===== design/flow/run.sh =====
#!/bin/bash
# the make line also repeats each setting of config.mk as NAME=value (left out here)
make -C /OpenROAD-flow-scripts/flow DESIGN_CONFIG=/design/flow/config.mk WORK_HOME=/design/flow/orfs CLKGATE_MAP_FILE= finish

===== design/flow/constraint.sdc =====
create_clock -name core_clock -period 18.8 [get_ports {clk}]
set_input_delay 3.7600 -clock core_clock [delete_from_list [all_inputs] [get_ports {clk}]]
set_output_delay 3.7600 -clock core_clock [all_outputs]
set_load 0.01 [all_outputs]

===== design/flow/config.mk =====
export PLATFORM = sky130hd
export DESIGN_NAME = fpgaminer_top
export DESIGN_NICKNAME = fpgaminer_top
export VERILOG_FILES = /design/flow/design.v
export SDC_FILE = /design/flow/constraint.sdc
export NUM_CORES = 4
export LEC_CHECK = 0
export CAP_MARGIN = 10
export CELL_PAD_IN_SITES_GLOBAL_PLACEMENT = 3
export CORE_ASPECT_RATIO = 1.83
export CORE_MARGIN = 2
export CORE_UTILIZATION = 65
export CTS_CLUSTER_DIAMETER = 31
export MAX_ROUTING_LAYER = met5
export MIN_ROUTING_LAYER = met2
export PLACE_DENSITY = 0.59
export SLEW_MARGIN = 30
export TNS_END_PERCENT = 65

===== design/flow/design.v =====
`timescale 1ns/1ps
module e0 (x, y);
	input [31:0] x;
	output [31:0] y;
	assign y = {x[1:0],x[31:2]} ^ {x[12:0],x[31:13]} ^ {x[21:0],x[31:22]};
endmodule
module e1 (x, y);
	input [31:0] x;
	output [31:0] y;
	assign y = {x[5:0],x[31:6]} ^ {x[10:0],x[31:11]} ^ {x[24:0],x[31:25]};
endmodule
module ch (x, y, z, o);
	input [31:0] x, y, z;
	output [31:0] o;
	assign o = z ^ (x & (y ^ z));
endmodule
module maj (x, y, z, o);
	input [31:0] x, y, z;
	output [31:0] o;
	assign o = (x & y) | (z & (x | y));
endmodule
module s0 (x, y);
	input [31:0] x;
	output [31:0] y;
	assign y[31:29] = x[6:4] ^ x[17:15];
	assign y[28:0] = {x[3:0], x[31:7]} ^ {x[14:0],x[31:18]} ^ x[31:3];
endmodule
module s1 (x, y);
	input [31:0] x;
	output [31:0] y;
	assign y[31:22] = x[16:7] ^ x[18:9];
	assign y[21:0] = {x[6:0],x[31:17]} ^ {x[8:0],x[31:19]} ^ x[31:10];
endmodule
`timescale 1ns/1ps
module sha256_transform #(
	parameter LOOP = 6'd4
) (
	input clk,
	input feedback,
	input [5:0] cnt,
	input [255:0] rx_state,
	input [511:0] rx_input,
	output reg [255:0] tx_hash
);
	localparam Ks = {
		32'h428a2f98, 32'h71374491, 32'hb5c0fbcf, 32'he9b5dba5,
		32'h3956c25b, 32'h59f111f1, 32'h923f82a4, 32'hab1c5ed5,
		32'hd807aa98, 32'h12835b01, 32'h243185be, 32'h550c7dc3,
		32'h72be5d74, 32'h80deb1fe, 32'h9bdc06a7, 32'hc19bf174,
		32'he49b69c1, 32'hefbe4786, 32'h0fc19dc6, 32'h240ca1cc,
		32'h2de92c6f, 32'h4a7484aa, 32'h5cb0a9dc, 32'h76f988da,
		32'h983e5152, 32'ha831c66d, 32'hb00327c8, 32'hbf597fc7,
		32'hc6e00bf3, 32'hd5a79147, 32'h06ca6351, 32'h14292967,
		32'h27b70a85, 32'h2e1b2138, 32'h4d2c6dfc, 32'h53380d13,
		32'h650a7354, 32'h766a0abb, 32'h81c2c92e, 32'h92722c85,
		32'ha2bfe8a1, 32'ha81a664b, 32'hc24b8b70, 32'hc76c51a3,
		32'hd192e819, 32'hd6990624, 32'hf40e3585, 32'h106aa070,
		32'h19a4c116, 32'h1e376c08, 32'h2748774c, 32'h34b0bcb5,
		32'h391c0cb3, 32'h4ed8aa4a, 32'h5b9cca4f, 32'h682e6ff3,
		32'h748f82ee, 32'h78a5636f, 32'h84c87814, 32'h8cc70208,
		32'h90befffa, 32'ha4506ceb, 32'hbef9a3f7, 32'hc67178f2};
	genvar i;
	generate
		for (i = 0; i < 64/LOOP; i = i + 1) begin : HASHERS
			wire [511:0] W;
			wire [255:0] state;
			if(i == 0)
				sha256_digester U (
					.clk(clk),
					.k(Ks[32*(63-cnt) +: 32]),
					.rx_w(feedback ? W : rx_input),
					.rx_state(feedback ? state : rx_state),
					.tx_w(W),
					.tx_state(state)
				);
			else
				sha256_digester U (
					.clk(clk),
					.k(Ks[32*(63-LOOP*i-cnt) +: 32]),
					.rx_w(feedback ? W : HASHERS[i-1].W),
					.rx_state(feedback ? state : HASHERS[i-1].state),
					.tx_w(W),
					.tx_state(state)
				);
		end
	endgenerate
	always @ (posedge clk)
	begin
		if (!feedback)
		begin
			tx_hash[(((0)+1)*(32)-1):((0)*(32))] <= rx_state[(((0)+1)*(32)-1):((0)*(32))] + HASHERS[64/LOOP-6'd1].state[(((0)+1)*(32)-1):((0)*(32))];
			tx_hash[(((1)+1)*(32)-1):((1)*(32))] <= rx_state[(((1)+1)*(32)-1):((1)*(32))] + HASHERS[64/LOOP-6'd1].state[(((1)+1)*(32)-1):((1)*(32))];
			tx_hash[(((2)+1)*(32)-1):((2)*(32))] <= rx_state[(((2)+1)*(32)-1):((2)*(32))] + HASHERS[64/LOOP-6'd1].state[(((2)+1)*(32)-1):((2)*(32))];
			tx_hash[(((3)+1)*(32)-1):((3)*(32))] <= rx_state[(((3)+1)*(32)-1):((3)*(32))] + HASHERS[64/LOOP-6'd1].state[(((3)+1)*(32)-1):((3)*(32))];
			tx_hash[(((4)+1)*(32)-1):((4)*(32))] <= rx_state[(((4)+1)*(32)-1):((4)*(32))] + HASHERS[64/LOOP-6'd1].state[(((4)+1)*(32)-1):((4)*(32))];
			tx_hash[(((5)+1)*(32)-1):((5)*(32))] <= rx_state[(((5)+1)*(32)-1):((5)*(32))] + HASHERS[64/LOOP-6'd1].state[(((5)+1)*(32)-1):((5)*(32))];
			tx_hash[(((6)+1)*(32)-1):((6)*(32))] <= rx_state[(((6)+1)*(32)-1):((6)*(32))] + HASHERS[64/LOOP-6'd1].state[(((6)+1)*(32)-1):((6)*(32))];
			tx_hash[(((7)+1)*(32)-1):((7)*(32))] <= rx_state[(((7)+1)*(32)-1):((7)*(32))] + HASHERS[64/LOOP-6'd1].state[(((7)+1)*(32)-1):((7)*(32))];
		end
	end
endmodule
module sha256_digester (clk, k, rx_w, rx_state, tx_w, tx_state);
	input clk;
	input [31:0] k;
	input [511:0] rx_w;
	input [255:0] rx_state;
	output reg [511:0] tx_w;
	output reg [255:0] tx_state;
	wire [31:0] e0_w, e1_w, ch_w, maj_w, s0_w, s1_w;
	e0	e0_blk	(rx_state[(((0)+1)*(32)-1):((0)*(32))], e0_w);
	e1	e1_blk	(rx_state[(((4)+1)*(32)-1):((4)*(32))], e1_w);
	ch	ch_blk	(rx_state[(((4)+1)*(32)-1):((4)*(32))], rx_state[(((5)+1)*(32)-1):((5)*(32))], rx_state[(((6)+1)*(32)-1):((6)*(32))], ch_w);
	maj	maj_blk	(rx_state[(((0)+1)*(32)-1):((0)*(32))], rx_state[(((1)+1)*(32)-1):((1)*(32))], rx_state[(((2)+1)*(32)-1):((2)*(32))], maj_w);
	s0	s0_blk	(rx_w[63:32], s0_w);
	s1	s1_blk	(rx_w[479:448], s1_w);
	wire [31:0] t1 = rx_state[(((7)+1)*(32)-1):((7)*(32))] + e1_w + ch_w + rx_w[31:0] + k;
	wire [31:0] t2 = e0_w + maj_w;
	wire [31:0] new_w = s1_w + rx_w[319:288] + s0_w + rx_w[31:0];
	always @ (posedge clk)
	begin
		tx_w[511:480] <= new_w;
		tx_w[479:0] <= rx_w[511:32];
		tx_state[(((7)+1)*(32)-1):((7)*(32))] <= rx_state[(((6)+1)*(32)-1):((6)*(32))];
		tx_state[(((6)+1)*(32)-1):((6)*(32))] <= rx_state[(((5)+1)*(32)-1):((5)*(32))];
		tx_state[(((5)+1)*(32)-1):((5)*(32))] <= rx_state[(((4)+1)*(32)-1):((4)*(32))];
		tx_state[(((4)+1)*(32)-1):((4)*(32))] <= rx_state[(((3)+1)*(32)-1):((3)*(32))] + t1;
		tx_state[(((3)+1)*(32)-1):((3)*(32))] <= rx_state[(((2)+1)*(32)-1):((2)*(32))];
		tx_state[(((2)+1)*(32)-1):((2)*(32))] <= rx_state[(((1)+1)*(32)-1):((1)*(32))];
		tx_state[(((1)+1)*(32)-1):((1)*(32))] <= rx_state[(((0)+1)*(32)-1):((0)*(32))];
		tx_state[(((0)+1)*(32)-1):((0)*(32))] <= t1 + t2;
	end
endmodule
`timescale 1ns/1ps
module fpgaminer_top (clk, rst, midstate, data, mask, golden_nonce, golden_valid);
   parameter LOOP_LOG2 = 5;
   localparam [5:0] LOOP = (6'd1 << LOOP_LOG2);
   localparam [31:0] GOLDEN_NONCE_OFFSET = (32'd1 << (7 - LOOP_LOG2)) + 32'd1;
   input clk;
   input rst;
   input [255:0] midstate;
   input [95:0]  data;
   input [31:0]  mask;
   output reg [31:0] golden_nonce;
   output reg 	     golden_valid;
   reg [255:0] state;
   reg [511:0] data_r;
   reg [31:0]  nonce;
   wire        hash_clk = clk;
   wire [255:0] hash, hash2;
   reg [5:0] 	cnt;
   reg 		feedback;
   sha256_transform #(.LOOP(LOOP)) uut (
					.clk(hash_clk),
					.feedback(feedback),
					.cnt(cnt),
					.rx_state(state),
					.rx_input(data_r),
					.tx_hash(hash)
					);
   sha256_transform #(.LOOP(LOOP)) uut2 (
					 .clk(hash_clk),
					 .feedback(feedback),
					 .cnt(cnt),
					 .rx_state(256'h5be0cd191f83d9ab9b05688c510e527fa54ff53a3c6ef372bb67ae856a09e667),
					 .rx_input({256'h0000010000000000000000000000000000000000000000000000000080000000, hash}),
					 .tx_hash(hash2)
					 );
   reg [255:0] 	midstate_buf, data_buf;
   reg [31:0] 	mask_buf;
   reg 		is_golden_ticket;
   reg 		feedback_d1;
   reg [2:0] 	primed;
   wire [5:0] 	cnt_next;
   wire [31:0] 	nonce_next;
   wire 	feedback_next;
   wire 	reset = rst;
   assign cnt_next =  reset ? 6'd0 : (LOOP == 1) ? 6'd0 : (cnt + 6'd1) & (LOOP-1);
   assign feedback_next = (LOOP == 1) ? 1'b0 : (cnt_next != {(LOOP_LOG2){1'b0}});
   assign nonce_next =
		      reset ? 32'd0 :
		      feedback_next ? nonce : (nonce + 32'd1);
   always @ (posedge hash_clk)
     begin
	midstate_buf <= midstate;
	data_buf <= {160'd0, data};
	mask_buf <= mask;
	cnt <= cnt_next;
	feedback <= feedback_next;
	feedback_d1 <= feedback;
	state <= midstate_buf;
	data_r <= {384'h000002800000000000000000000000000000000000000000000000000000000000000000000000000000000080000000, nonce_next, data_buf[95:0]};
	nonce <= nonce_next;
	if (reset)
	  primed <= 3'd0;
	else if (!feedback_d1 && primed != 3'd6)
	  primed <= primed + 3'd1;
	is_golden_ticket <= ((hash2[255:224] & mask_buf) == 32'h00000000) && !feedback_d1 && (primed == 3'd6) && !reset;
	if(is_golden_ticket)
	  begin
	     if (LOOP == 1)
	       golden_nonce <= nonce - 32'd131;
	     else if (LOOP == 2)
	       golden_nonce <= nonce - 32'd66;
	     else
	       golden_nonce <= nonce - GOLDEN_NONCE_OFFSET;
	  end
	golden_valid <= is_golden_ticket && !reset;
     end
endmodule

==> job_summary.md, run 1 <==
### Flow metrics

| Metric | Value |
|---|---|
| Synth flops | `4,172` |
| Core Region | `290,000 µm²` |
| Async S/R FF share, synth | `0%` |
| Distinct lib cells | `111` |
| Last flow stage reached | `global placement without I/O` |
| Stop err | `[ERROR GPL-0301] Utilization 119.819 % exceeds 100%.` |
| Die width | `403 µm` |
| Top post-synthesis cells by count | `3,852 x dfxtp_1, 1,676 x inv_1, 1,649 x mux2_2, 1,470 x xnor2_1, 778 x ha_1` |
| Xor/xnor share | `8.18%` |
| FP Core Util | `65.2%` |
| Top logic family | `multiplexers` |
| Status | `stopped before the end` |
| Syn nets | `18,900` |
| Yosys Instances | `17,000` |
| Adder Share, Synth | `13.2%` |
| Synthesized area per cell | `11.1 µm²` |
| Ys flop type | `dfxtp_1` |
| FP Rows | `268` |
| Largest cells by area | `dfxtp_1 41%, mux2_2 9.8%, fa_1 7.7%, xnor2_1 6.8%, ha_1 5.1%` |
| EDFF count, synth | `320` |
| Synth Cell Area | `189,000 µm²` |
| Top-count cell post-synth | `dfxtp_1` |
| Die area | `296,000 µm²` |
| Max-area cell share | `40.8%` |
| Yosys chip area | `189,000 µm²` |
| Die Span Y | `734 µm` |
| MUX share of area | `13.2%` |
| Synth Seq Share | `45.8%` |
| Area leader, netlist | `dfxtp_1` |
| AO/OA Area Share | `7.29%` |
| Synth Warn # | `3` |
| Simple-Gate Area Share | `7.66%` |
| Cells after synthesis | `17,000` |
==> inputs of run 2 (changes only) <==
CAP_MARGIN = 15   (was 10)
CELL_PAD_IN_SITES_GLOBAL_PLACEMENT = unset   (was 3)
CORE_ASPECT_RATIO = unset   (was 1.83)
CORE_UTILIZATION = 70   (was 65)
CTS_CLUSTER_DIAMETER = 29   (was 31)
CTS_CLUSTER_SIZE = 37   (was unset)
MAX_ROUTING_LAYER = unset   (was met5)
MIN_ROUTING_LAYER = unset   (was met2)
PLACE_DENSITY = 0.6   (was 0.59)
SETUP_SLACK_MARGIN = 3.12   (was unset)
SLEW_MARGIN = 20   (was 30)
TNS_END_PERCENT = unset   (was 65)
clock period = 10.9 ns   (was 18.8 ns; I/O delays follow)
==> run 2 against run 1 <==
- the run fails in global routing
- area after synthesis is the same
- die size down 7.2%
- synthesized cell count unchanged
==> job_summary.md, run 2 <==
### Flow metrics

| Metric | Value |
|---|---|
| Top logic family | `multiplexers` |
| Die Span Y | `524 µm` |
| FP Rows | `190` |
| Root buffer cell | `clkbuf_16` |
| Yosys Instances | `17,000` |
| AO/OA Area Share | `7.29%` |
| GPL Wtd Cong | `1.09` |
| DP HPWL | `540,000 µm` |
| Inserted Clock Buffers | `655` |
| Synth Warn # | `3` |
| Die area | `275,000 µm²` |
| Port bufs | `418` |
| Largest cells by area | `dfxtp_1 41%, mux2_2 9.8%, fa_1 7.7%, xnor2_1 6.8%, ha_1 5.1%` |
| Async S/R FF share, synth | `0%` |
| CTS H-tree lvls | `6` |
| Dpl ws | `1.03 ns` |
| Area leader, netlist | `dfxtp_1` |
| Synth flops | `4,172` |
| Max-area cell share | `40.8%` |
| Top post-synthesis cells by count | `3,852 x dfxtp_1, 1,676 x inv_1, 1,649 x mux2_2, 1,470 x xnor2_1, 778 x ha_1` |
| CTS Sinks | `4,172` |
| Ys flop type | `dfxtp_1` |
| Status | `stopped before the end` |
| Core Region | `268,000 µm²` |
| EDFF count, synth | `320` |
| Distinct lib cells | `111` |
| Top-count cell post-synth | `dfxtp_1` |
| MUX share of area | `13.2%` |
| Synth Cell Area | `189,000 µm²` |
| FP Core Util | `70.5%` |
| Top Ports | `419` |
| Stop err | `[ERROR GRT-0116] Global routing finished with congestion. Check the congestion regions in the DRC Viewer.` |
| Cells after synthesis | `17,000` |
| Total grt overflow | `197` |
| GRT Util Overall | `67.5%` |
| CTS max path bufs | `4` |
| Cts hold-fix bufs | `0` |
| Die width | `524 µm` |
| Synthesized area per cell | `11.1 µm²` |
| Simple-Gate Area Share | `7.66%` |
| Synth Seq Share | `45.8%` |
| Yosys chip area | `189,000 µm²` |
| Xor/xnor share | `8.18%` |
| Syn nets | `18,900` |
| Last flow stage reached | `global routing` |
| Adder Share, Synth | `13.2%` |
[run 2: repair_timing]
item / 4_1_cts
setup endpoints to repair: 224
setup buffers: 224
pin swaps: 235
cloned: 15
gates resized: 662
[run 2: routing by layer]
layer	global-route usage, %	overflow
met3	45.7	19
met2	87.0	98
met4	67.6	59
met5	21.4	0
met1	69.2	21
[run 2: metrics by stage]
stage / instance area [µm²] / utilization [%] / cells
4_1_cts: 228000 / 85.0 / 22300
3_5_place_dp: 199000 / 74.2 / 20800
3_3_place_gp: 199000 / 74.2 / 20800
2_1_floorplan: 190000 / - / 17000
==> inputs of run 3 (changes only) <==
CAP_MARGIN = 20   (was 15)
CORE_UTILIZATION = 72   (was 70)
CTS_CLUSTER_DIAMETER = 394   (was 29)
CTS_CLUSTER_SIZE = unset   (was 37)
SETUP_SLACK_MARGIN = unset   (was 3.12)
clock period = 7.16 ns   (was 10.9 ns; I/O delays follow)
==> run 3 against run 2 <==
- the flow again stops in global routing
- area after synthesis is the same
- synthesized cell count unchanged
- die size shrank 2.8%
==> job_summary.md, run 3 <==
### Flow metrics

| Metric | Value |
|---|---|
| Status | `stopped before the end` |
| Last flow stage reached | `global routing` |
| Stop err | `[ERROR GRT-0232] Routing congestion too high. Check the congestion heatmap in the GUI.` |
| CTS Sinks | `4,172` |
| Top logic family | `multiplexers` |
| Yosys Instances | `17,000` |
| Core Region | `262,000 µm²` |
| Adder Share, Synth | `13.2%` |
| Die area | `267,000 µm²` |
| Yosys chip area | `189,000 µm²` |
| Async S/R FF share, synth | `0%` |
| Synthesized area per cell | `11.1 µm²` |
| DP HPWL | `538,000 µm` |
| Die width | `517 µm` |
| Xor/xnor share | `8.18%` |
| FP Core Util | `72.3%` |
| MUX share of area | `13.2%` |
| Top-count cell post-synth | `dfxtp_1` |
| Root buffer cell | `clkbuf_16` |
| EDFF count, synth | `320` |
| Cts hold-fix bufs | `0` |
| Die Span Y | `517 µm` |
| Synth Seq Share | `45.8%` |
| GPL Wtd Cong | `1.13` |
| DP Area | `215,000 µm²` |
| Largest cells by area | `dfxtp_1 41%, mux2_2 9.8%, fa_1 7.7%, xnor2_1 6.8%, ha_1 5.1%` |
| Placed insts | `22,900` |
| Area leader, netlist | `dfxtp_1` |
| Top post-synthesis cells by count | `3,852 x dfxtp_1, 1,676 x inv_1, 1,649 x mux2_2, 1,470 x xnor2_1, 778 x ha_1` |
| CTS max path bufs | `4` |
| Distinct lib cells | `111` |
| AO/OA Area Share | `7.29%` |
| Syn nets | `18,900` |
| Dpl ws | `-1.60 ns` |
| Inserted Clock Buffers | `397` |
| Synth flops | `4,172` |
| Synth Cell Area | `189,000 µm²` |
| Ys flop type | `dfxtp_1` |
| Simple-Gate Area Share | `7.66%` |
| CTS H-tree lvls | `5` |
| Top Ports | `419` |
| Port bufs | `418` |
| Synth Warn # | `3` |
| Max-area cell share | `40.8%` |
| Total grt overflow | `448` |
| Cells after synthesis | `17,000` |
| FP Rows | `188` |
| GRT Util Overall | `74.6%` |
-- run 3: stage by stage --
| stage | utilization [%] | setup TNS (ns) |
|---|---|---|
| after floorplan | - | -47.56 |
| after global placement | 82.1 | -97.43 |
| after detailed placement | 82.1 | -110.26 |
| after CTS | 89.2 | -42.72 |
-- run 3: routing by layer --
metal	GRT overflow	track usage [%]
met5	2	30.2
met4	138	70.2
met3	61	56.9
met2	215	92.0
met1	32	76.7
-- run 3: what timing repair did --
item	4_1_cts
buffers inserted	144
gates resized	767
cloned	4
setup endpoints to repair	175
pin swaps	374
==> inputs of run 4 (changes only) <==
CELL_PAD_IN_SITES_DETAIL_PLACEMENT = 0   (was unset)
CORE_UTILIZATION = 33   (was 72)
CTS_CLUSTER_DIAMETER = unset   (was 394)
GPL_ROUTABILITY_DRIVEN = 1   (was unset)
GPL_TIMING_DRIVEN = 1   (was unset)
PLACE_DENSITY = 0.79   (was 0.6)
SETUP_SLACK_MARGIN = 1.45   (was unset)
TNS_END_PERCENT = 60   (was unset)
clock period = 6.62 ns   (was 7.16 ns; I/O delays follow)
==> run 4 against run 3 <==
- now fails the layout checks on negative setup slack
- area after synthesis unchanged
- die size increased by 120%
- synthesized cell count unchanged
==> job_summary.md, run 4 <==
### Yosys + OpenROAD results

| Metric | Value |
|---|---|
| Status | `complete, but fails checks` |
| Xor/xnor share | `8.18%` |
| Port bufs | `418` |
| Root buffer cell | `clkbuf_16` |
| Syn nets | `18,900` |
| Antenna-violating nets left | `0` |
| Max frequency | `122 MHz` |
| CTS max path bufs | `4` |
| FP Rows | `278` |
| Yosys chip area | `189,000 µm²` |
| Synth Cell Area | `189,000 µm²` |
| Hold Path Depth | `0` |
| Synth Seq Share | `45.8%` |
| Worst slew pin tran | `1.07 ns` |
| Final Worst Setup Slack | `-1.57 ns` |
| EDFF count, synth | `320` |
| Max FO, Critical Path | `8` |
| Relative slew slack | `27.1%` |
| Max_cap viols | `0` |
| Final slew viol count | `0` |
| Core Region | `572,000 µm²` |
| Worst reg-to-reg path cell count | `35` |
| Initial antenna violation count | `54` |
| Yosys Instances | `17,000` |
| Inserted Clock Buffers | `438` |
| Ys flop type | `dfxtp_1` |
| # DRC | `0` |
| Worst Hold Path EP | `state[177]` |
| Tmin final | `8.19 ns` |
| Area leader, netlist | `dfxtp_1` |
| Die width | `761 µm` |
| Hold Fails Final Rpt | `0` |
| Synthesized area per cell | `11.1 µm²` |
| Top logic family | `multiplexers` |
| CTS H-tree lvls | `5` |
| Min-delay src | `midstate_buf[177]` |
| Final Setup Violations | `155` |
| Vias | `141,000` |
| Min-delay worst type | `flop to flop` |
| CP max-delay cell | `fa_1` |
| CTS tree | `yes` |
| CP bufs+invs | `8` |
| Data required, critical path | `7.53 ns` |
| Dpl ws | `-2.23 ns` |
| Top delay family on crit path | `adder cells` |
| R2r endpoint | `uut2.HASHERS[0].genblk1.U.tx_state[31]` |
| Die Span Y | `761 µm` |
| Crit-path most repeated cell | `fa_1` |
| CP Capture Type | `flop` |
| Crit share post-route | `124%` |
| Placed insts | `27,700` |
| Die area | `580,000 µm²` |
| Worst r2r src | `feedback` |
| DP HPWL | `607,000 µm` |
| Pre-antenna DRT Iters | `8` |
| Setup TNS | `-132.77 ns` |
| Adder Share, Synth | `13.2%` |
| Clk latency late pin | `1.11 ns` |
| Layout check faults | `negative setup slack` |
| OpenROAD warning count | `57` |
| Top-count cell post-synth | `dfxtp_1` |
| Critical path type | `flop to flop` |
| Initial detailed-routing violation count | `12,900` |
| Max-area cell share | `40.8%` |
| Largest cells by area | `dfxtp_1 41%, mux2_2 9.8%, fa_1 7.7%, xnor2_1 6.8%, ha_1 5.1%` |
| Cells after synthesis | `17,000` |
| Slowest stage delay, CP | `0.56 ns` |
| AO/OA Area Share | `7.29%` |
| Critical path launch point | `feedback` |
| MUX share of area | `13.2%` |
| GPL Wtd Cong | `1.06` |
| Distinct lib cells | `111` |
| First-pass GRT wire length | `1,020,000 µm` |
| Top post-synthesis cells by count | `3,852 x dfxtp_1, 1,676 x inv_1, 1,649 x mux2_2, 1,470 x xnor2_1, 778 x ha_1` |
| Synth flops | `4,172` |
| GRT Util Overall | `24.7%` |
| Startpoint class of the critical path | `flop` |
| Synth Warn # | `3` |
| Vias/cell | `4.90` |
| Total grt overflow | `0` |
| Final non-filler cell total | `28,900` |
| R2R setup slack | `-1.57 ns` |
| Clock Skew | `0.152 ns` |
| Final wirelength | `746,000 µm` |
| Worst-path clk slew | `0.06 ns` |
| CP Data Arrival Time | `9.09 ns` |
| Worst slack on hold paths | `0.272 ns` |
| Largest net degree at the start of global routing | `179` |
| End of the critical path | `uut2.HASHERS[0].genblk1.U.tx_state[31]` |
| Top Ports | `419` |
| FP Core Util | `33.1%` |
| Synth-to-layout area growth | `32.4%` |
| Simple-Gate Area Share | `7.66%` |
| CTS Sinks | `4,172` |
| Vias in the first global route | `142,000` |
| Async S/R FF share, synth | `0%` |
| RSZ-0062 raised after global routing | `yes` |
| WL per Instance | `25.8 µm` |
| Cts hold-fix bufs | `0` |
| Nets | `22,800` |
| Cell count along the critical path | `35` |
## run 4: layout make-up
cell class              count  area, µm²
inverters                1677       6340
flip-flops and latches   4172      86700
repair buffers           3966      33700
fillers                 52400     322000
diodes                     51        128
well taps                7560       9460
clock buffers             604      12700
multi-input cells       10600      98700
clock inverters           217       2850
## run 4: repair_timing
item | 4_1_cts | 5_1_grt
cloned | 25 | 0
resized | 656 | 408
pin swaps | 301 | 303
setup endpoints to repair | 352 | 334
buffers inserted | 146 | 89
## run 4: per-stage QoR
stage / cell area (µm²) / utilization (%)
2_1_floorplan: 190000 / -
5_1_grt: 251000 / 43.8
4_1_cts: 248000 / 43.3
3_3_place_gp: 227000 / 39.7
3_5_place_dp: 227000 / 39.7
6_report: 251000 / 43.8
## run 4: metal layers
| layer | up-vias | track usage [%] | share of wire, % |
|---|---|---|---|
| li1 | 64500 | - | - |
| met1 | 69700 | 31.9 | 41 |
| met2 | 5707 | 38.5 | 44 |
| met3 | 1450 | 3.78 | 7.2 |
| met4 | 18 | 15.9 | 7.9 |
| met5 | - | 0 | 0.016 |
==> inputs of run 5 (changes only) <==
ABC_AREA = 1   (was unset)
CELL_PAD_IN_SITES_DETAIL_PLACEMENT = 1   (was 0)
CORE_ASPECT_RATIO = 0.94   (was unset)
CORE_MARGIN = 8   (was 2)
CORE_UTILIZATION = 40   (was 33)
CTS_CLUSTER_SIZE = 87   (was unset)
GPL_ROUTABILITY_DRIVEN = unset   (was 1)
GPL_TIMING_DRIVEN = 0   (was 1)
MAX_ROUTING_LAYER = met4   (was unset)
MIN_ROUTING_LAYER = met2   (was unset)
PLACE_DENSITY = unset   (was 0.79)
PLACE_DENSITY_LB_ADDON = 0.05   (was unset)
SETUP_SLACK_MARGIN = 5.0   (was 1.45)
SLEW_MARGIN = 15   (was 20)
TNS_END_PERCENT = 65   (was 60)
clock period = 16.7 ns   (was 6.62 ns; I/O delays follow)
==> run 5 against run 4 <==
- area after synthesis up 2.9%
- synthesized cell count rose by 37%
- the flow now stops in global routing
- die size down 12%
==> job_summary.md, run 5 <==
### Flow metrics

| Metric | Value |
|---|---|
| Max-area cell share | `39.6%` |
| Distinct lib cells | `76` |
| Syn nets | `25,200` |
| AO/OA Area Share | `9.40%` |
| Yosys chip area | `195,000 µm²` |
| Ys flop type | `dfxtp_1` |
| Cells after synthesis | `23,300` |
| Placed insts | `30,500` |
| CTS Sinks | `4,172` |
| FP Rows | `248` |
| Core Region | `485,000 µm²` |
| CTS max path bufs | `4` |
| Adder Share, Synth | `12.8%` |
| DP HPWL | `1,100,000 µm` |
| Largest cells by area | `dfxtp_1 40%, nand2_1 13%, fa_1 7.5%, inv_1 7.0%, ha_1 5.0%` |
| GRT Util Overall | `94.9%` |
| Inserted Clock Buffers | `436` |
| Top logic family | `simple AND/OR/NAND/NOR gates` |
| Root buffer cell | `clkbuf_16` |
| Top Ports | `419` |
| Synth flops | `4,172` |
| EDFF count, synth | `320` |
| Xor/xnor share | `7.46%` |
| Port bufs | `418` |
| Top-count cell post-synth | `nand2_1` |
| Stop err | `[ERROR GRT-0116] Global routing finished with congestion. Check the congestion regions in the DRC Viewer.` |
| Last flow stage reached | `global routing` |
| FP Core Util | `40.1%` |
| Yosys Instances | `23,300` |
| Area leader, netlist | `dfxtp_1` |
| Cts hold-fix bufs | `0` |
| Top post-synthesis cells by count | `6,563 x nand2_1, 3,852 x dfxtp_1, 3,624 x inv_1, 1,788 x o21ai_0, 1,016 x xor2_1` |
| Die width | `735 µm` |
| Async S/R FF share, synth | `0%` |
| Synthesized area per cell | `8.35 µm²` |
| Status | `stopped before the end` |
| MUX share of area | `0.225%` |
| CTS H-tree lvls | `5` |
| Die area | `509,000 µm²` |
| Total grt overflow | `15,500` |
| GPL Wtd Cong | `1.43` |
| Synth Seq Share | `44.6%` |
| Die Span Y | `692 µm` |
| Synth Cell Area | `195,000 µm²` |
| Simple-Gate Area Share | `17.0%` |
| Synth Warn # | `3` |
## run 5: layer usage
layer  GRT usage, %  overflow
met2           91.8      1171
met3            110     13500
met4           77.6       806
met5              -         -
met1              -         -
## run 5: stage by stage
| step | instance area, µm² | setup slack [ns] | setup TNS, ns |
|---|---|---|---|
| global placement | 207000 | -3.13 | -101.78 |
| CTS | 227000 | 5.01 | 0 |
| floorplan | 195000 | 5.92 | 0 |
| detailed placement | 211000 | 3.29 | 0 |
## run 5: what timing repair did
item,in CTS
resized,64
endpoints found under the setup margin,120
buffers inserted,12
pin swaps,3
==> inputs of run 6 (changes only) <==
ABC_AREA = unset   (was 1)
CELL_PAD_IN_SITES_DETAIL_PLACEMENT = unset   (was 1)
CORE_ASPECT_RATIO = unset   (was 0.94)
CORE_MARGIN = 2   (was 8)
CORE_UTILIZATION = 58   (was 40)
CTS_CLUSTER_SIZE = unset   (was 87)
GPL_TIMING_DRIVEN = unset   (was 0)
MAX_ROUTING_LAYER = unset   (was met4)
MIN_ROUTING_LAYER = unset   (was met2)
PLACE_DENSITY = 0.6   (was unset)
PLACE_DENSITY_LB_ADDON = unset   (was 0.05)
SETUP_SLACK_MARGIN = unset   (was 5.0)
SLEW_MARGIN = 20   (was 15)
TNS_END_PERCENT = unset   (was 65)
clock period = 5.7 ns   (was 16.7 ns; I/O delays follow)
==> run 6 against run 5 <==
- the layout now fails its checks (negative setup slack)
- area after synthesis decreased by 2.8%
- synthesized cell count decreased by 27%
- die size decreased by 35%
==> job_summary.md, run 6 <==
### Yosys + OpenROAD results

| Metric | Value |
|---|---|
| Status | `complete, but fails checks` |
| Layout check faults | `negative setup slack` |
| Worst r2r src | `cnt[1]` |
| Die Span Y | `575 µm` |
| Final instance area | `244,000 µm²` |
| Inserted Clock Buffers | `412` |
| Adder Share, Synth | `13.2%` |
| Initial antenna violation count | `53` |
| RSZ-0062 raised after global routing | `yes` |
| Root buffer cell | `clkbuf_16` |
| Top logic family | `multiplexers` |
| Clock Skew | `0.109 ns` |
| Top post-synthesis cells by count | `3,852 x dfxtp_1, 1,676 x inv_1, 1,649 x mux2_2, 1,470 x xnor2_1, 778 x ha_1` |
| First-pass GRT wire length | `984,000 µm` |
| Cts hold-fix bufs | `0` |
| FP Rows | `209` |
| Clk latency late pin | `1.05 ns` |
| CP Capture Type | `flop` |
| Largest cells by area | `dfxtp_1 41%, mux2_2 9.8%, fa_1 7.7%, xnor2_1 6.8%, ha_1 5.1%` |
| Worst slew pin tran | `1.12 ns` |
| Nets | `22,700` |
| R2R setup slack | `-2.43 ns` |
| Synth Seq Share | `45.8%` |
| Distinct lib cells | `111` |
| Cells after synthesis | `17,000` |
| Die area | `331,000 µm²` |
| Max frequency | `123 MHz` |
| Initial detailed-routing violation count | `14,200` |
| Die width | `575 µm` |
| EDFF count, synth | `320` |
| Max FO, Critical Path | `9` |
| Slowest stage delay, CP | `0.49 ns` |
| Min-delay worst type | `flop to flop` |
| Port bufs | `418` |
| Hold Path Depth | `0` |
| Relative slew slack | `25.0%` |
| Synth flops | `4,172` |
| MUX share of area | `13.2%` |
| Top-count cell post-synth | `dfxtp_1` |
| Synth-to-layout area growth | `28.7%` |
| Final wirelength | `710,000 µm` |
| Vias/cell | `5.53` |
| R2r endpoint | `uut2.HASHERS[1].genblk1.U.tx_state[30]` |
| Total grt overflow | `0` |
| Final Worst Setup Slack | `-2.43 ns` |
| Xor/xnor share | `8.18%` |
| Data required, critical path | `6.61 ns` |
| Startpoint class of the critical path | `flop` |
| Worst Hold Path EP | `state[217]` |
| Ys flop type | `dfxtp_1` |
| Critical path launch point | `cnt[1]` |
| Worst-path clk slew | `0.08 ns` |
| DP Area | `224,000 µm²` |
| # DRC | `0` |
| Yosys chip area | `189,000 µm²` |
| Placed insts | `24,600` |
| Antenna-violating nets left | `0` |
| Synth Cell Area | `189,000 µm²` |
| Top delay family on crit path | `AND-OR/OR-AND gates` |
| Vias in the first global route | `140,000` |
| Vias | `141,000` |
| Cell count along the critical path | `38` |
| Pre-antenna DRT Iters | `6` |
| Core Region | `325,000 µm²` |
| CTS tree | `yes` |
| AO/OA Area Share | `7.29%` |
| CTS Sinks | `4,172` |
| OpenROAD warning count | `72` |
| Yosys Instances | `17,000` |
| Synth Warn # | `3` |
| DP HPWL | `571,000 µm` |
| CP bufs+invs | `9` |
| Largest net degree at the start of global routing | `167` |
| CP Data Arrival Time | `9.04 ns` |
| Final Setup Violations | `284` |
| Top Ports | `419` |
| Synthesized area per cell | `11.1 µm²` |
| Max-area cell share | `40.8%` |
| Final non-filler cell total | `25,500` |
| Final slew viol count | `0` |
| Area leader, netlist | `dfxtp_1` |
| Simple-Gate Area Share | `7.66%` |
| Min-delay src | `midstate_buf[217]` |
| CP max-delay cell | `fa_1` |
| Async S/R FF share, synth | `0%` |
| Critical path type | `flop to flop` |
| Hold Fails Final Rpt | `0` |
| Crit share post-route | `143%` |
| Worst reg-to-reg path cell count | `38` |
| GRT Util Overall | `41.8%` |
| GPL Wtd Cong | `1.09` |
| Max_cap viols | `0` |
| FP Core Util | `58.3%` |
| WL per Instance | `27.8 µm` |
| CTS max path bufs | `4` |
| Tmin final | `8.13 ns` |
| Post-layout util | `75.1%` |
| CTS H-tree lvls | `5` |
| End of the critical path | `uut2.HASHERS[1].genblk1.U.tx_state[30]` |
| Syn nets | `18,900` |
-- run 6: final cells by class --
| cell class | instances | area [µm²] |
|---|---|---|
| Fill cell | 22400 | 80900 |
| Inverter | 1677 | 6330 |
| Tap cell | 4325 | 5410 |
| Timing Repair Buffer | 3943 | 32500 |
| Multi-Input combinational cell | 10600 | 98400 |
| Clock buffer | 585 | 12000 |
| Antenna cell | 31 | 77.6 |
| Sequential cell | 4172 | 86700 |
| Clock inverter | 185 | 2110 |
-- run 6: routing by layer --
layer	vias up	global-route usage (%)	part of all wire, %
met5	-	0	0.032
met4	32	29.9	8.6
met3	1552	8.42	8.9
met2	6175	63.2	43
met1	69200	53.6	39
li1	64400	-	-
-- run 6: stage by stage --
stage                     worst slack [ns]  TNS (ns)  hold WS, ns
after floorplan                      -2.41   -267.77        0.310
after global placement               -3.31   -493.18        0.310
after detailed placement             -3.18   -465.35        0.312
after CTS                            -2.31   -314.59        0.294
after global routing                 -2.65   -403.17        0.299
final                                -2.43   -329.49        0.292
-- run 6: what timing repair did --
action / 4_1_cts / 5_1_grt
resized: 619 / 313
pin swaps: 326 / 234
setup endpoints to repair: 318 / 305
setup buffers: 117 / 61
gates cloned: 3 / 2
==> inputs of run 7 (changes only) <==
ABC_AREA = 0   (was unset)
CORE_ASPECT_RATIO = 0.99   (was unset)
CORE_UTILIZATION = 70   (was 58)
CTS_CLUSTER_DIAMETER = 28   (was unset)
CTS_CLUSTER_SIZE = 58   (was unset)
MIN_ROUTING_LAYER = met1   (was unset)
PLACE_DENSITY = unset   (was 0.6)
SETUP_SLACK_MARGIN = 2.26   (was unset)
clock period = 7.91 ns   (was 5.7 ns; I/O delays follow)
==> run 7 against run 6 <==
- the run now fails in global routing
- synthesized cell count unchanged
- area after synthesis is the same
- die size down 17%
==> job_summary.md, run 7 <==
### Flow metrics

| Metric | Value |
|---|---|
| Max-area cell share | `40.8%` |
| Yosys chip area | `189,000 µm²` |
| Top post-synthesis cells by count | `3,852 x dfxtp_1, 1,676 x inv_1, 1,649 x mux2_2, 1,470 x xnor2_1, 778 x ha_1` |
| FP Rows | `189` |
| GPL Wtd Cong | `1.12` |
| Xor/xnor share | `8.18%` |
| Adder Share, Synth | `13.2%` |
| Die width | `527 µm` |
| Largest cells by area | `dfxtp_1 41%, mux2_2 9.8%, fa_1 7.7%, xnor2_1 6.8%, ha_1 5.1%` |
| Synth Seq Share | `45.8%` |
| Inserted Clock Buffers | `700` |
| Yosys Instances | `17,000` |
| Top logic family | `multiplexers` |
| Simple-Gate Area Share | `7.66%` |
| Stop err | `[ERROR GRT-0116] Global routing finished with congestion. Check the congestion regions in the DRC Viewer.` |
| Port bufs | `418` |
| Async S/R FF share, synth | `0%` |
| Distinct lib cells | `111` |
| Synth Warn # | `3` |
| Ys flop type | `dfxtp_1` |
| CTS Sinks | `4,172` |
| Area leader, netlist | `dfxtp_1` |
| Cells after synthesis | `17,000` |
| Total grt overflow | `879` |
| Die Span Y | `521 µm` |
| DP HPWL | `544,000 µm` |
| EDFF count, synth | `320` |
| Last flow stage reached | `global routing` |
| MUX share of area | `13.2%` |
| Cts hold-fix bufs | `0` |
| Top Ports | `419` |
| FP Core Util | `70.5%` |
| Synth flops | `4,172` |
| GRT Util Overall | `77.6%` |
| Top-count cell post-synth | `dfxtp_1` |
| AO/OA Area Share | `7.29%` |
| Root buffer cell | `clkbuf_16` |
| Syn nets | `18,900` |
| Synth Cell Area | `189,000 µm²` |
| Die area | `275,000 µm²` |
| Synthesized area per cell | `11.1 µm²` |
| CTS H-tree lvls | `6` |
| Status | `stopped before the end` |
| CTS max path bufs | `4` |
| Core Region | `268,000 µm²` |
[run 7: metrics by stage]
stage                     setup WS [ns]  setup TNS (ns)  instances  instance area, µm²
after CTS                        -0.391           -7.69      24000              242000
after floorplan                  -0.202           -2.10      17000              190000
after global placement           -0.957          -32.75      22600              213000
after detailed placement          -1.12          -41.34      22600              213000
[run 7: repair_timing]
action                                  in CTS
setup buffers                              115
cloned                                       0
endpoints found under the hold margin        0
pin swaps                                  302
gates resized                              608
endpoints found under the setup margin     336
[run 7: metal layers]
metal	global-route usage [%]	GRT overflow
met5	32.6	12
met4	78.8	324
met3	62.9	79
met2	94.6	416
met1	76.2	48
==> inputs of run 8 (changes only) <==
CORE_UTILIZATION = 68   (was 70)
CTS_CLUSTER_DIAMETER = unset   (was 28)
CTS_CLUSTER_SIZE = 37   (was 58)
MAX_ROUTING_LAYER = met4   (was unset)
PLACE_DENSITY = 0.61   (was unset)
SETUP_SLACK_MARGIN = unset   (was 2.26)
SLEW_MARGIN = 40   (was 20)
clock period = 8.31 ns   (was 7.91 ns; I/O delays follow)
==> run 8 against run 7 <==
- the flow again stops in global routing
- area after synthesis is the same
- synthesized cell count unchanged
- die size increased by 2.9%
==> job_summary.md, run 8 <==
### Flow metrics

| Metric | Value |
|---|---|
| Ys flop type | `dfxtp_1` |
| Synth Seq Share | `45.8%` |
| Yosys Instances | `17,000` |
| Yosys chip area | `189,000 µm²` |
| Synth flops | `4,172` |
| Area leader, netlist | `dfxtp_1` |
| CTS Sinks | `4,172` |
| CTS H-tree lvls | `5` |
| Root buffer cell | `clkbuf_16` |
| Die area | `283,000 µm²` |
| Port bufs | `418` |
| Inserted Clock Buffers | `395` |
| Status | `stopped before the end` |
| MUX share of area | `13.2%` |
| Placed insts | `22,200` |
| FP Rows | `192` |
| Top Ports | `419` |
| FP Core Util | `68.4%` |
| Die width | `534 µm` |
| Largest cells by area | `dfxtp_1 41%, mux2_2 9.8%, fa_1 7.7%, xnor2_1 6.8%, ha_1 5.1%` |
| Async S/R FF share, synth | `0%` |
| Core Region | `277,000 µm²` |
| Top-count cell post-synth | `dfxtp_1` |
| Syn nets | `18,900` |
| CTS max path bufs | `4` |
| Cts hold-fix bufs | `0` |
| Die Span Y | `529 µm` |
| GPL Wtd Cong | `1.12` |
| EDFF count, synth | `320` |
| Dpl ws | `-0.475 ns` |
| Adder Share, Synth | `13.2%` |
| Last flow stage reached | `global routing` |
| Synth Warn # | `3` |
| Cells after synthesis | `17,000` |
| Max-area cell share | `40.8%` |
| Top logic family | `multiplexers` |
| Synth Cell Area | `189,000 µm²` |
| Synthesized area per cell | `11.1 µm²` |
| Distinct lib cells | `111` |
| AO/OA Area Share | `7.29%` |
| DP HPWL | `545,000 µm` |
| Simple-Gate Area Share | `7.66%` |
| Top post-synthesis cells by count | `3,852 x dfxtp_1, 1,676 x inv_1, 1,649 x mux2_2, 1,470 x xnor2_1, 778 x ha_1` |
| Xor/xnor share | `8.18%` |
-- run 8: what timing repair did --
| action | 4_1_cts |
|---|---|
| gates resized | 114 |
| setup endpoints to repair | 52 |
| setup buffers | 21 |
| cloned | 0 |
| pin swaps | 44 |
-- run 8: stage by stage --
step	area, µm²	TNS, ns	utilization (%)
after global placement	209000	-3.39	75.5
after CTS	223000	-0.0282	80.8
after detailed placement	209000	-8.40	75.6
after floorplan	190000	-0.00200	-
==> inputs of run 9 (changes only) <==
ABC_AREA = unset   (was 0)
CELL_PAD_IN_SITES_DETAIL_PLACEMENT = 0   (was unset)
CELL_PAD_IN_SITES_GLOBAL_PLACEMENT = 0   (was unset)
CORE_ASPECT_RATIO = unset   (was 0.99)
CORE_MARGIN = 7   (was 2)
CORE_UTILIZATION = 16   (was 68)
CTS_CLUSTER_SIZE = unset   (was 37)
GPL_ROUTABILITY_DRIVEN = 1   (was unset)
MAX_ROUTING_LAYER = unset   (was met4)
PLACE_DENSITY = unset   (was 0.61)
PLACE_DENSITY_LB_ADDON = 0.27   (was unset)
SLEW_MARGIN = 20   (was 40)
clock period = 14.2 ns   (was 8.31 ns; I/O delays follow)
==> run 9 against run 8 <==
- the run now finishes clean
- die size grew to 4.3 times the previous value
- area after synthesis did not move
- synthesized cell count stayed put
==> job_summary.md, run 9 <==
### Yosys + OpenROAD results

| Metric | Value |
|---|---|
| Antenna-violating nets left | `0` |
| Synth Cell Area | `189,000 µm²` |
| Placed insts | `32,900` |
| Vias | `127,000` |
| Nets | `19,700` |
| Worst-path clk slew | `0.06 ns` |
| FP Core Util | `16.0%` |
| End of the critical path | `uut.HASHERS[0].genblk1.U.tx_state[156]` |
| Top Ports | `419` |
| Crit share post-route | `77.3%` |
| Top logic family | `multiplexers` |
| Cell count along the critical path | `36` |
| Xor/xnor share | `8.18%` |
| AO/OA Area Share | `7.29%` |
| CTS tree | `yes` |
| CP Capture Type | `flop` |
| Area leader, netlist | `dfxtp_1` |
| Max_cap viols | `0` |
| Vias in the first global route | `128,000` |
| Final slew viol count | `0` |
| Syn nets | `18,900` |
| Data required, critical path | `15.19 ns` |
| Synth Seq Share | `45.8%` |
| Final Setup Violations | `0` |
| Clk latency late pin | `1.10 ns` |
| Port bufs | `418` |
| Top-count cell post-synth | `dfxtp_1` |
| Worst slew pin tran | `1.36 ns` |
| Yosys chip area | `189,000 µm²` |
| Synthesized area per cell | `11.1 µm²` |
| Largest net degree at the start of global routing | `152` |
| Min-delay src | `midstate_buf[54]` |
| Max-area cell share | `40.8%` |
| Die area | `1,210,000 µm²` |
| Synth flops | `4,172` |
| Worst r2r src | `cnt[0]` |
| RSZ-0062 raised after global routing | `no` |
| Die Span Y | `1100 µm` |
| Top post-synthesis cells by count | `3,852 x dfxtp_1, 1,676 x inv_1, 1,649 x mux2_2, 1,470 x xnor2_1, 778 x ha_1` |
| FP Rows | `399` |
| Initial detailed-routing violation count | `10,300` |
| Vias/cell | `3.74` |
| OpenROAD warning count | `78` |
| Distinct lib cells | `111` |
| Final wirelength | `848,000 µm` |
| First-pass GRT wire length | `1,120,000 µm` |
| CP bufs+invs | `7` |
| Crit-path most repeated cell | `a21o_1` |
| CP max-delay cell | `xnor2_1` |
| Adder Share, Synth | `13.2%` |
| CTS max path bufs | `5` |
| DP HPWL | `710,000 µm` |
| Min-delay worst type | `flop to flop` |
| WL per Instance | `25.0 µm` |
| Worst Hold Path EP | `state[54]` |
| CP Data Arrival Time | `11.97 ns` |
| Pre-antenna DRT Iters | `5` |
| Max frequency | `91.1 MHz` |
| # fillers | `129,000` |
| Status | `timing/DRC/antenna clean` |
| MUX share of area | `13.2%` |
| Async S/R FF share, synth | `0%` |
| Final non-filler cell total | `33,900` |
| CTS H-tree lvls | `6` |
| Simple-Gate Area Share | `7.66%` |
| Top delay family on crit path | `AND-OR/OR-AND gates` |
| Initial antenna violation count | `123` |
| GRT Util Overall | `13.5%` |
| Worst slack on hold paths | `0.299 ns` |
| PostCTS Resize Cnt | `0` |
| Ys flop type | `dfxtp_1` |
| Worst reg-to-reg path cell count | `36` |
| CTS Sinks | `4,172` |
| Slowest stage delay, CP | `1.01 ns` |
| Synth-to-layout area growth | `22.7%` |
| Critical path launch point | `cnt[0]` |
| EDFF count, synth | `320` |
| Cts hold-fix bufs | `0` |
| Max FO, Critical Path | `21` |
| R2R setup slack | `3.22 ns` |
| Synth Warn # | `3` |
| R2r endpoint | `uut.HASHERS[0].genblk1.U.tx_state[156]` |
| Total grt overflow | `0` |
| GPL Wtd Cong | `0.933` |
| Yosys Instances | `17,000` |
| Relative slew slack | `6.62%` |
| Inserted Clock Buffers | `526` |
| # DRC | `0` |
| Critical path type | `flop to flop` |
| Root buffer cell | `clkbuf_16` |
| Die width | `1100 µm` |
| Tmin final | `10.98 ns` |
| Hold Fails Final Rpt | `0` |
| Setup Fix Bufs, Post-CTS | `0` |
| Startpoint class of the critical path | `flop` |
| Core Region | `1,180,000 µm²` |
| Cells after synthesis | `17,000` |
| Setup TNS | `0 ns` |
| Clock Skew | `0.118 ns` |
| Largest cells by area | `dfxtp_1 41%, mux2_2 9.8%, fa_1 7.7%, xnor2_1 6.8%, ha_1 5.1%` |
| Hold Path Depth | `0` |
-- run 9: stage by stage --
stage	instance area (µm²)	utilization (%)	worst slack, ns
2_1_floorplan	189000	-	2.42
3_3_place_gp	214000	18.1	2.80
3_5_place_dp	214000	18.1	3.37
4_1_cts	232000	19.7	3.28
5_1_grt	232000	19.7	2.70
6_report	232000	19.7	3.22
-- run 9: metal layers --
layer	global-route usage, %	vias up	wire length [µm]	part of all wire [%]
li1	-	58400	-	-
met1	18.5	63800	392000	46
met2	21.5	3700	378000	45
met3	1.83	987	42000	4.9
met4	4.91	26	35800	4.2
met5	0	-	158	0.019
-- run 9: cell type report --
class	instances	area [µm²]	area share, %
Timing Repair Buffer	801	7190	3.10
Sequential cell	4172	86700	37.3
Antenna cell	59	148	0.0636
Inverter	1677	6300	2.71
Clock inverter	204	2910	1.25
Clock buffer	724	15100	6.51
Tap cell	15600	19600	8.43
Multi-Input combinational cell	10600	94300	40.6
==> inputs of run 10 (changes only) <==
ABC_AREA = 1   (was unset)
CELL_PAD_IN_SITES_DETAIL_PLACEMENT = 1   (was 0)
CELL_PAD_IN_SITES_GLOBAL_PLACEMENT = unset   (was 0)
CORE_ASPECT_RATIO = 0.94   (was unset)
CORE_MARGIN = 8   (was 7)
CTS_CLUSTER_SIZE = 67   (was unset)
GPL_ROUTABILITY_DRIVEN = unset   (was 1)
GPL_TIMING_DRIVEN = 0   (was unset)
MAX_ROUTING_LAYER = met4   (was unset)
MIN_ROUTING_LAYER = met2   (was met1)
PLACE_DENSITY_LB_ADDON = 0.05   (was 0.27)
SETUP_SLACK_MARGIN = 5.0   (was unset)
SLEW_MARGIN = 25   (was 20)
TNS_END_PERCENT = 65   (was unset)
clock period = 16.7 ns   (was 14.2 ns; I/O delays follow)
==> run 10 against run 9 <==
- now fails the layout checks on max-capacitance violations, max-slew violations
- critical path type unchanged
- final cell count grew 29%
- critical path depth decreased by 2
- setup slack better by 1.6 ns
==> job_summary.md, run 10 <==
### Yosys + OpenROAD results

| Metric | Value |
|---|---|
| Status | `complete, but fails checks` |
| Layout check faults | `max-capacitance violations, max-slew violations` |
| Synth Cell Area | `195,000 µm²` |
| Clock Skew | `0.114 ns` |
| Synthesized area per cell | `8.35 µm²` |
| Largest cells by area | `dfxtp_1 40%, nand2_1 13%, fa_1 7.5%, inv_1 7.0%, ha_1 5.0%` |
| Worst Hold Path EP | `state[49]` |
| Yosys Instances | `23,300` |
| Synth Warn # | `3` |
| Port bufs | `418` |
| Cells after synthesis | `23,300` |
| Inserted Clock Buffers | `584` |
| Yosys chip area | `195,000 µm²` |
| Setup TNS | `0 ns` |
| Initial antenna violation count | `269` |
| R2r endpoint | `uut2.HASHERS[0].genblk1.U.tx_state[31]` |
| Die Span Y | `1090 µm` |
| Crit share post-route | `71.2%` |
| Xor/xnor share | `7.46%` |
| Crit-path most repeated cell | `nand2_1` |
| Core Region | `1,220,000 µm²` |
| Top logic family | `simple AND/OR/NAND/NOR gates` |
| CTS tree | `yes` |
| Worst r2r src | `feedback` |
| MUX share of area | `0.225%` |
| Max FO, Critical Path | `18` |
| Vias/cell | `5.89` |
| Min-delay worst type | `flop to flop` |
| Met3 usage | `64.0%` |
| Synth-to-layout area growth | `31.6%` |
| Die width | `1150 µm` |
| OpenROAD warning count | `54` |
| First-pass GRT wire length | `2,230,000 µm` |
| CTS H-tree lvls | `6` |
| CP bufs+invs | `13` |
| RSZ-0062 raised after global routing | `yes` |
| Final wirelength | `1,850,000 µm` |
| Top delay family on crit path | `buffers and inverters` |
| FP Rows | `393` |
| Top post-synthesis cells by count | `6,563 x nand2_1, 3,852 x dfxtp_1, 3,624 x inv_1, 1,788 x o21ai_0, 1,016 x xor2_1` |
| Vias | `258,000` |
| Nets | `26,600` |
| End of the critical path | `uut2.HASHERS[0].genblk1.U.tx_state[31]` |
| Antenna-violating nets left | `0` |
| CTS Sinks | `4,172` |
| AO/OA Area Share | `9.40%` |
| Root buffer cell | `clkbuf_16` |
| Initial detailed-routing violation count | `42,100` |
| EDFF count, synth | `320` |
| Critical path launch point | `feedback` |
| Final slew viol count | `4` |
| Async S/R FF share, synth | `0%` |
| Total grt overflow | `0` |
| Simple-Gate Area Share | `17.0%` |
| Synth Seq Share | `44.6%` |
| GPL Wtd Cong | `1.16` |
| GRT Util Overall | `44.8%` |
| Data required, critical path | `17.76 ns` |
| R2R setup slack | `4.82 ns` |
| Largest net degree at the start of global routing | `63` |
| Area leader, netlist | `dfxtp_1` |
| CP Data Arrival Time | `12.94 ns` |
| Worst slew pin tran | `1.51 ns` |
| DP HPWL | `1,540,000 µm` |
| Final Worst Setup Slack | `4.82 ns` |
| Hold Path Depth | `0` |
| Tmin final | `11.88 ns` |
| GRT busiest layer | `met3` |
| Adder Share, Synth | `12.8%` |
| CP max-delay cell | `dfxtp_4` |
| Clk latency late pin | `1.25 ns` |
| # DRC | `0` |
| Cts hold-fix bufs | `0` |
| Hold Fails Final Rpt | `0` |
| Slowest stage delay, CP | `0.62 ns` |
| Top Ports | `419` |
| Worst-path clk slew | `0.07 ns` |
| Met1 GRT Util | `0%` |
| Vias in the first global route | `272,000` |
| Max_cap viols | `1` |
| Relative slew slack | `-1.93%` |
| Max-area cell share | `39.6%` |
| Synth flops | `4,172` |
| Die area | `1,250,000 µm²` |
| Dpl ws | `1.75 ns` |
| Critical path type | `flop to flop` |
| Distinct lib cells | `76` |
| Max frequency | `84.2 MHz` |
| CTS max path bufs | `5` |
| Ys flop type | `dfxtp_1` |
| Cell count along the critical path | `34` |
| Final Setup Violations | `0` |
| Syn nets | `25,200` |
| Pre-antenna DRT Iters | `7` |
| Min-delay src | `midstate_buf[49]` |
| CP Capture Type | `flop` |
| Met2 usage | `46.6%` |
| WL per Instance | `42.2 µm` |
| FP Core Util | `16.0%` |
| Startpoint class of the critical path | `flop` |
| Top-count cell post-synth | `nand2_1` |
| Post-layout util | `21.1%` |
| Worst reg-to-reg path cell count | `34` |
## run 10: area by class of cell
class                           instances  area [µm²]
Fill cell                          142000      959000
Multi-Input combinational cell      14900       94900
Sequential cell                      4172       86700
Tap cell                            16200       20300
Clock buffer                          828       16900
Inverter                             3633       13700
Timing Repair Buffer                  796       10900
Antenna cell                         2419        6050
Buffer                                630        4130
Clock inverter                        210        2710
## run 10: through the flow
stage / cell area, µm² / cells / hold slack (ns)
after floorplan: 195000 / 23300 / 0.310
after global placement: 219000 / 39900 / 0.311
after detailed placement: 228000 / 40300 / 0.313
after CTS: 249000 / 41300 / 0.302
after global routing: 253000 / 42400 / 0.316
final: 256000 / 43800 / 0.298
## run 10: timing repair
item / 4_1_cts / 5_1_grt
hold endpoints to repair: 0 / 0
endpoints found under the setup margin: 199 / 96
resized: 176 / 229
setup buffers: 7 / 19
pin swaps: 4 / 7
## run 10: layer usage
layer | vias to the layer above | wire length [µm]
li1 | 77300 | -
met1 | 78900 | 0
met2 | 93200 | 835000
met3 | 8462 | 875000
met4 | 0 | 137000
met5 | - | 0
==> inputs of run 11 (changes only) <==
ABC_AREA = unset   (was 1)
CELL_PAD_IN_SITES_DETAIL_PLACEMENT = unset   (was 1)
CORE_ASPECT_RATIO = unset   (was 0.94)
CORE_MARGIN = 2   (was 8)
CORE_UTILIZATION = 66   (was 16)
CTS_CLUSTER_SIZE = unset   (was 67)
GPL_TIMING_DRIVEN = unset   (was 0)
MIN_ROUTING_LAYER = unset   (was met2)
PLACE_DENSITY_LB_ADDON = unset   (was 0.05)
SETUP_SLACK_MARGIN = unset   (was 5.0)
SLEW_MARGIN = 20   (was 25)
TNS_END_PERCENT = unset   (was 65)
clock period = 7.98 ns   (was 16.7 ns; I/O delays follow)
==> run 11 against run 10 <==
- synthesized cell count decreased by 27%
- area after synthesis decreased by 2.8%
- the run now fails in global routing
- die size decreased by 77%
==> job_summary.md, run 11 <==
### Flow metrics

| Metric | Value |
|---|---|
| Status | `stopped before the end` |
| Last flow stage reached | `global routing` |
| Ys flop type | `dfxtp_1` |
| MUX share of area | `13.2%` |
| AO/OA Area Share | `7.29%` |
| CTS H-tree lvls | `5` |
| Die area | `291,000 µm²` |
| Max-area cell share | `40.8%` |
| Synth flops | `4,172` |
| GPL Wtd Cong | `1.14` |
| Port bufs | `418` |
| FP Rows | `196` |
| Top logic family | `multiplexers` |
| Adder Share, Synth | `13.2%` |
| EDFF count, synth | `320` |
| DP HPWL | `566,000 µm` |
| Synth Seq Share | `45.8%` |
| Distinct lib cells | `111` |
| Placed insts | `22,700` |
| Root buffer cell | `clkbuf_16` |
| Cts hold-fix bufs | `0` |
| Die Span Y | `539 µm` |
| Synth Cell Area | `189,000 µm²` |
| Top-count cell post-synth | `dfxtp_1` |
| Xor/xnor share | `8.18%` |
| Yosys Instances | `17,000` |
| Cells after synthesis | `17,000` |
| FP Core Util | `66.3%` |
| Async S/R FF share, synth | `0%` |
| Top Ports | `419` |
| Core Region | `285,000 µm²` |
| Synthesized area per cell | `11.1 µm²` |
| Syn nets | `18,900` |
| Top post-synthesis cells by count | `3,852 x dfxtp_1, 1,676 x inv_1, 1,649 x mux2_2, 1,470 x xnor2_1, 778 x ha_1` |
| CTS max path bufs | `4` |
| Area leader, netlist | `dfxtp_1` |
| Yosys chip area | `189,000 µm²` |
| Dpl ws | `-0.697 ns` |
| CTS Sinks | `4,172` |
| Largest cells by area | `dfxtp_1 41%, mux2_2 9.8%, fa_1 7.7%, xnor2_1 6.8%, ha_1 5.1%` |
| Simple-Gate Area Share | `7.66%` |
| Synth Warn # | `3` |
| Inserted Clock Buffers | `400` |
| Die width | `539 µm` |
run 11: metrics by stage:
step	area, µm²	TNS (ns)
after CTS	228000	-0.215
after global placement	212000	-10.36
after detailed placement	212000	-16.75
after floorplan	190000	-0.995
run 11: what timing repair did:
| action | CTS |
|---|---|
| resized | 238 |
| cloned | 0 |
| pin swaps | 106 |
| setup buffers | 36 |
| endpoints found under the setup margin | 71 |
==> inputs of run 12 (changes only) <==
MAX_ROUTING_LAYER = unset   (was met4)
SETUP_SLACK_MARGIN = -0.47   (was unset)
clock period = 6.54 ns   (was 7.98 ns; I/O delays follow)
==> run 12 against run 11 <==
- now fails the layout checks on negative setup slack
- die size stayed put
- synthesized cell count stayed put
- area after synthesis unchanged
==> job_summary.md, run 12 <==
### Yosys + OpenROAD results

| Metric | Value |
|---|---|
| MUX share of area | `13.2%` |
| Relative slew slack | `9.60%` |
| CTS max path bufs | `4` |
| Inserted Clock Buffers | `401` |
| CTS Sinks | `4,172` |
| Cell count along the critical path | `37` |
| Worst r2r src | `cnt[1]` |
| Synth Warn # | `3` |
| Worst Hold Path EP | `state[188]` |
| Ys flop type | `dfxtp_1` |
| Root buffer cell | `clkbuf_16` |
| Max FO, Critical Path | `4` |
| Worst-path clk slew | `0.07 ns` |
| Vias in the first global route | `145,000` |
| End of the critical path | `uut.HASHERS[0].genblk1.U.tx_state[29]` |
| Distinct lib cells | `111` |
| DP Area | `219,000 µm²` |
| Area leader, netlist | `dfxtp_1` |
| Yosys Instances | `17,000` |
| R2r endpoint | `uut.HASHERS[0].genblk1.U.tx_state[29]` |
| Max_cap viols | `0` |
| Top logic family | `multiplexers` |
| Synth flops | `4,172` |
| Pre-antenna DRT Iters | `8` |
| DP HPWL | `546,000 µm` |
| Final instance area | `241,000 µm²` |
| CP Data Arrival Time | `9.17 ns` |
| Nets | `22,400` |
| Largest net degree at the start of global routing | `181` |
| Vias/cell | `5.97` |
| FP Rows | `196` |
| CP bufs+invs | `10` |
| Final non-filler cell total | `24,600` |
| Vias | `147,000` |
| Antenna-violating nets left | `0` |
| Final slew viol count | `0` |
| Core Region | `285,000 µm²` |
| Xor/xnor share | `8.18%` |
| Critical path type | `flop to flop` |
| Die width | `539 µm` |
| Top post-synthesis cells by count | `3,852 x dfxtp_1, 1,676 x inv_1, 1,649 x mux2_2, 1,470 x xnor2_1, 778 x ha_1` |
| Die area | `291,000 µm²` |
| Final Worst Setup Slack | `-1.74 ns` |
| WL per Instance | `29.5 µm` |
| EDFF count, synth | `320` |
| GRT Util Overall | `47.4%` |
| Synth-to-layout area growth | `27.2%` |
| Status | `complete, but fails checks` |
| FP Core Util | `66.3%` |
| CTS tree | `yes` |
| Initial antenna violation count | `55` |
| GPL Wtd Cong | `1.11` |
| CTS H-tree lvls | `5` |
| Crit share post-route | `127%` |
| Slowest stage delay, CP | `0.55 ns` |
| Final wirelength | `725,000 µm` |
| Max-area cell share | `40.8%` |
| Initial detailed-routing violation count | `17,700` |
| Yosys chip area | `189,000 µm²` |
| Critical path launch point | `cnt[1]` |
| Cells after synthesis | `17,000` |
| Adder Share, Synth | `13.2%` |
| Final Setup Violations | `190` |
| Total grt overflow | `0` |
| Synth Cell Area | `189,000 µm²` |
| Max frequency | `121 MHz` |
| First-pass GRT wire length | `992,000 µm` |
| Hold Fails Final Rpt | `0` |
| CP max-delay cell | `fa_1` |
| Synth Seq Share | `45.8%` |
| Top-count cell post-synth | `dfxtp_1` |
| Clock Skew | `0.0989 ns` |
| Placed insts | `23,700` |
| CP Capture Type | `flop` |
| Setup TNS | `-157.02 ns` |
| Min-delay src | `midstate_buf[188]` |
| # fillers | `15,200` |
| Startpoint class of the critical path | `flop` |
| Top Ports | `419` |
| Cts hold-fix bufs | `0` |
| Port bufs | `418` |
| Crit-path most repeated cell | `buf_6` |
| Worst reg-to-reg path cell count | `37` |
| Top delay family on crit path | `adder cells` |
| Layout check faults | `negative setup slack` |
| Syn nets | `18,900` |
| R2R setup slack | `-1.74 ns` |
| # DRC | `0` |
| Largest cells by area | `dfxtp_1 41%, mux2_2 9.8%, fa_1 7.7%, xnor2_1 6.8%, ha_1 5.1%` |
| Tmin final | `8.28 ns` |
| Synthesized area per cell | `11.1 µm²` |
| Die Span Y | `539 µm` |
| Min-delay worst type | `flop to flop` |
| Worst slew pin tran | `1.32 ns` |
| Hold Path Depth | `0` |
| Async S/R FF share, synth | `0%` |
| OpenROAD warning count | `59` |
| Simple-Gate Area Share | `7.66%` |
| Clk latency late pin | `1.02 ns` |
| AO/OA Area Share | `7.29%` |
| RSZ-0062 raised after global routing | `yes` |
| Data required, critical path | `7.43 ns` |
==> run 12: final cells by class <==
class	count	area [µm²]	share of cell area (%)
inverter	1677	6310	2.62
antenna	28	70.1	0.0291
clock inverter	192	2470	1.03
clock buffer	550	11500	4.78
sequential	4172	86700	36.0
timing repair buffer	3577	29500	12.2
tap	3762	4710	1.96
multi-input combinational	10600	99400	41.3
==> run 12: repair_timing <==
action,4_1_cts,5_1_grt
endpoints found under the setup margin,205,199
gates cloned,1,6
buffers inserted,127,108
resized,712,523
pin swaps,326,372
==> run 12: per-layer routing <==
metal / vias up / GRT usage [%] / share of wire, %
met5: - / 0 / 0.044
met4: 46 / 39.2 / 10
met3: 2610 / 12.5 / 11
met2: 9179 / 70.4 / 42
met1: 71400 / 58.0 / 36
li1: 63600 / - / -
==> run 12: per-stage QoR <==
stage | util, % | setup slack (ns) | hold WS, ns
floorplan | - | -1.57 | 0.310
global placement | 76.9 | -2.22 | 0.310
detailed placement | 76.9 | -2.26 | 0.312
CTS | 83.3 | -1.51 | 0.299
global route | 84.4 | -1.90 | 0.290
finish | 84.4 | -1.74 | 0.293
